Design drawing_line_top, start of the top module:
module drawing_line_top(
    input logic clk,
    input logic rst,
    output logic Hsync,
    output logic Vsync,
    output logic [3:0] vgaRed,
    output logic [3:0] vgaGreen,
    output logic [3:0] vgaBlue,
    input logic [11:0] x0,y0,x1,y1,
    output logic disp_en,
    output logic vga_clk,
    output logic [11:0] v_cntr, h_cntr
    );
    logic  vga_clk_buff;
    logic  vga_ce;
    clock_div#(4) vga_clk_mod(.clock(clk), .reset(rst), .div_clock(vga_clk_buff), .tick(vga_ce) ); 
    logic [11:0] v_cntr_buff, h_cntr_buff;
    logic Hsync_buff, Vsync_buff, disp_en_buff;   
    vga_controller#(
         .h_actv_pixel(50), 
         .h_sync_pulse(2),
         .h_back_porch(1),
         .h_front_porch(3),
         .h_sync_pol(0),
         .v_actv_pixel(60),
         .v_sync_pulse(1),
         .v_back_porch(1),
         .v_front_porch(1),
         .v_sync_pol(0)
    ) vgatxt(.clk(clk), .ce(vga_ce), .reset(rst), .h_sync(Hsync_buff), .v_sync(Vsync_buff), .h_counter_out(h_cntr_buff), .v_counter_out(v_cntr_buff), .disp_enable(disp_en_buff));
    logic [11:0] pix_y,pix_x;  
  ...
Settings: LEC_CHECK=0, CAP_MARGIN=20, CORE_ASPECT_RATIO=0.65, CORE_MARGIN=3, CORE_UTILIZATION=38, CTS_CLUSTER_DIAMETER=33, CTS_CLUSTER_SIZE=47, MAX_ROUTING_LAYER=met4, MIN_ROUTING_LAYER=met1, SETUP_SLACK_MARGIN=0.77, SLEW_MARGIN=20, TNS_END_PERCENT=20; clock period 3.39 ns.
run.sh (not shown) runs the stock make flow with config.mk's settings and CLKGATE_MAP_FILE=.
The first run reached the layout checks and failed them: setup timing.
Then changed:
- CORE_ASPECT_RATIO: 0.65 -> default
- CORE_MARGIN: 3 -> 2
- CORE_UTILIZATION: 38 -> 58
- CTS_CLUSTER_DIAMETER: 33 -> default
- CTS_CLUSTER_SIZE: 47 -> 97
- MAX_ROUTING_LAYER: met4 -> default
- MIN_ROUTING_LAYER: met1 -> default
- SETUP_SLACK_MARGIN: 0.77 -> default
- TNS_END_PERCENT: 20 -> default
- clock period: 3.39 -> 6.79 ns (I/O delays scaled with it)
What happened:
- The changed run completed with no timing, DRC or antenna violations
- utilization goes up by 7.0 points
- final cell count goes down by about 23%
- cell area goes down by about 26%
- die size goes down by 35%
- clock-buffer cell count goes down by 18
- non-clock buffer count goes down by 965
- first-iteration DRC count goes down by 13%
- routed wire length goes down by about 17%
- setup slack gets better by 1.9 ns
Then changed:
- CORE_UTILIZATION: 58 -> 40
- CTS_CLUSTER_SIZE: 97 -> default
- clock period: 6.79 -> 6.11 ns (I/O delays scaled with it)
- routed wire length went down by 2.9%
- setup slack gets better by 0.0070 ns
- via count went down by 4.7%
- non-clock buffer count went up by 20
- cell area went up by 1.7%
- area after synthesis is unchanged
- first-iteration DRC count went down by 24%
- sequential share of layout area went down by 0.36 points
- sequential power went up by 10%
- power went up by 10%
- clock-buffer cell count went up by 7
Then changed:
- CORE_UTILIZATION: 40 -> 62
- CTS_CLUSTER_SIZE: default -> 95
- clock period: 6.11 -> 6.32 ns (I/O delays scaled with it)
- routed wire length went up by a few percent
- final area goes down slightly
- clock power drops by a little under a tenth
- clock-buffer cell count decreases by 8
- combinational power drops slightly

========
job 2671:
Starting RTL as in the previous note.
Settings: LEC_CHECK=0, ABC_AREA=1, CAP_MARGIN=40, CELL_PAD_IN_SITES_GLOBAL_PLACEMENT=0, CORE_ASPECT_RATIO=0.55, CORE_MARGIN=2, CORE_UTILIZATION=59, CTS_CLUSTER_SIZE=37, MAX_ROUTING_LAYER=met4, PLACE_DENSITY=0.65, SLEW_MARGIN=30; clock period 6.18 ns.
Job 2671 ended with every stage complete and zero timing, DRC or antenna violations.
Input-level comparison between job 6762 and job 2671:
Settings: CORE_ASPECT_RATIO changed from 0.55 to 0.73; CTS_CLUSTER_SIZE changed from 37 to 22; SETUP_SLACK_MARGIN newly set to 0.73; ABC_AREA changed from 1 to 0; CTS_CLUSTER_DIAMETER newly set to 364; PLACE_DENSITY removed (was 0.65); CAP_MARGIN changed from 40 to 0; CORE_UTILIZATION changed from 59 to 72; the clock period (ns, I/O delays scaled along) changed from 6.18 to 5.35.
==> results <==
- Going from job 2671 to job 6762, combinational share of power has increased; instance count on the critical path has decreased.
- Relative to job 2671, switching power summed over all nets increased by 55% in job 6762.
- In the tables for job 2671 and job 6762, layout overhead on the synthesized area reads higher with job 6762.
- On die area: job 6762 sits below job 2671.
- Job 6762 against job 2671: count of clock-buffer cells in the layout has decreased; fraction of power spent switching nets decreased by 0.80 points relative to the old numbers; number of non-clock buffers increased 205.
- In the reports for job 2671 and job 6762, the smaller final critical-path setup slack belongs to job 6762.
Edits applied to the flow inputs when going from job 6762 to job 6389:
Settings: SETUP_SLACK_MARGIN no longer set, was 0.73; CORE_UTILIZATION now 56, was 72; CAP_MARGIN now 20, was 0; CTS_CLUSTER_SIZE no longer set, was 22; SLEW_MARGIN now 20, was 30; MAX_ROUTING_LAYER no longer set, was met4; CORE_ASPECT_RATIO no longer set, was 0.73; CTS_CLUSTER_DIAMETER no longer set, was 364; CELL_PAD_IN_SITES_GLOBAL_PLACEMENT no longer set, was 0; ABC_AREA no longer set, was 0; the clock period (ns, I/O delays scaled along) now 6.11, was 5.35.
Global-route usage: job 6389 < job 6762. Job 6389 against job 6762: number of filler cells placed in the layout up about 120%; area used by multi-input combinational logic saw a decrease. Fraction of the core area covered by cells at the end of the flow was lower in job 6389 than in job 6762. The setup slack of job 6389 is smaller than that of job 6762. Looking at share of total power in the clock network, job 6389 sits above job 6762.
Changes in job 5522 relative to job 6389:
Settings: CORE_UTILIZATION changed from 56 to 71; TNS_END_PERCENT newly set to 10; ABC_AREA newly set to 1; CTS_CLUSTER_SIZE newly set to 99; CTS_CLUSTER_DIAMETER newly set to 394; PLACE_DENSITY newly set to 0.37; the clock period (ns, I/O delays scaled along) changed from 6.11 to 3.46.
--- outcome ---
- Of job 5522 and job 6389, only job 5522 never reached the final stage.
- Job 5522 never completed, since it errored out during global routing (5_1_grt).
- In the tables for job 5522 and job 6389, post-synthesis xor/xnor area fraction reads higher with job 6389.
- Chip area in the Yosys report went up by a few percent going from job 6389 to job 5522.
- HPWL after detailed placement (job 5522 vs. job 6389) increases by more than 10%
- Job 5522 against job 6389; number of different library cells in the post-synthesis netlist is down by more than a quarter.
- [compare] base=job 6389 new=job 5522: mean cell area of the mapped netlist now smaller, area after synthesis now larger, register share after synthesis now smaller.
- Going from job 6389 to job 5522, synthesized netlist cell count grew by more than a quarter.
Power and IR drop assume default switching activity.
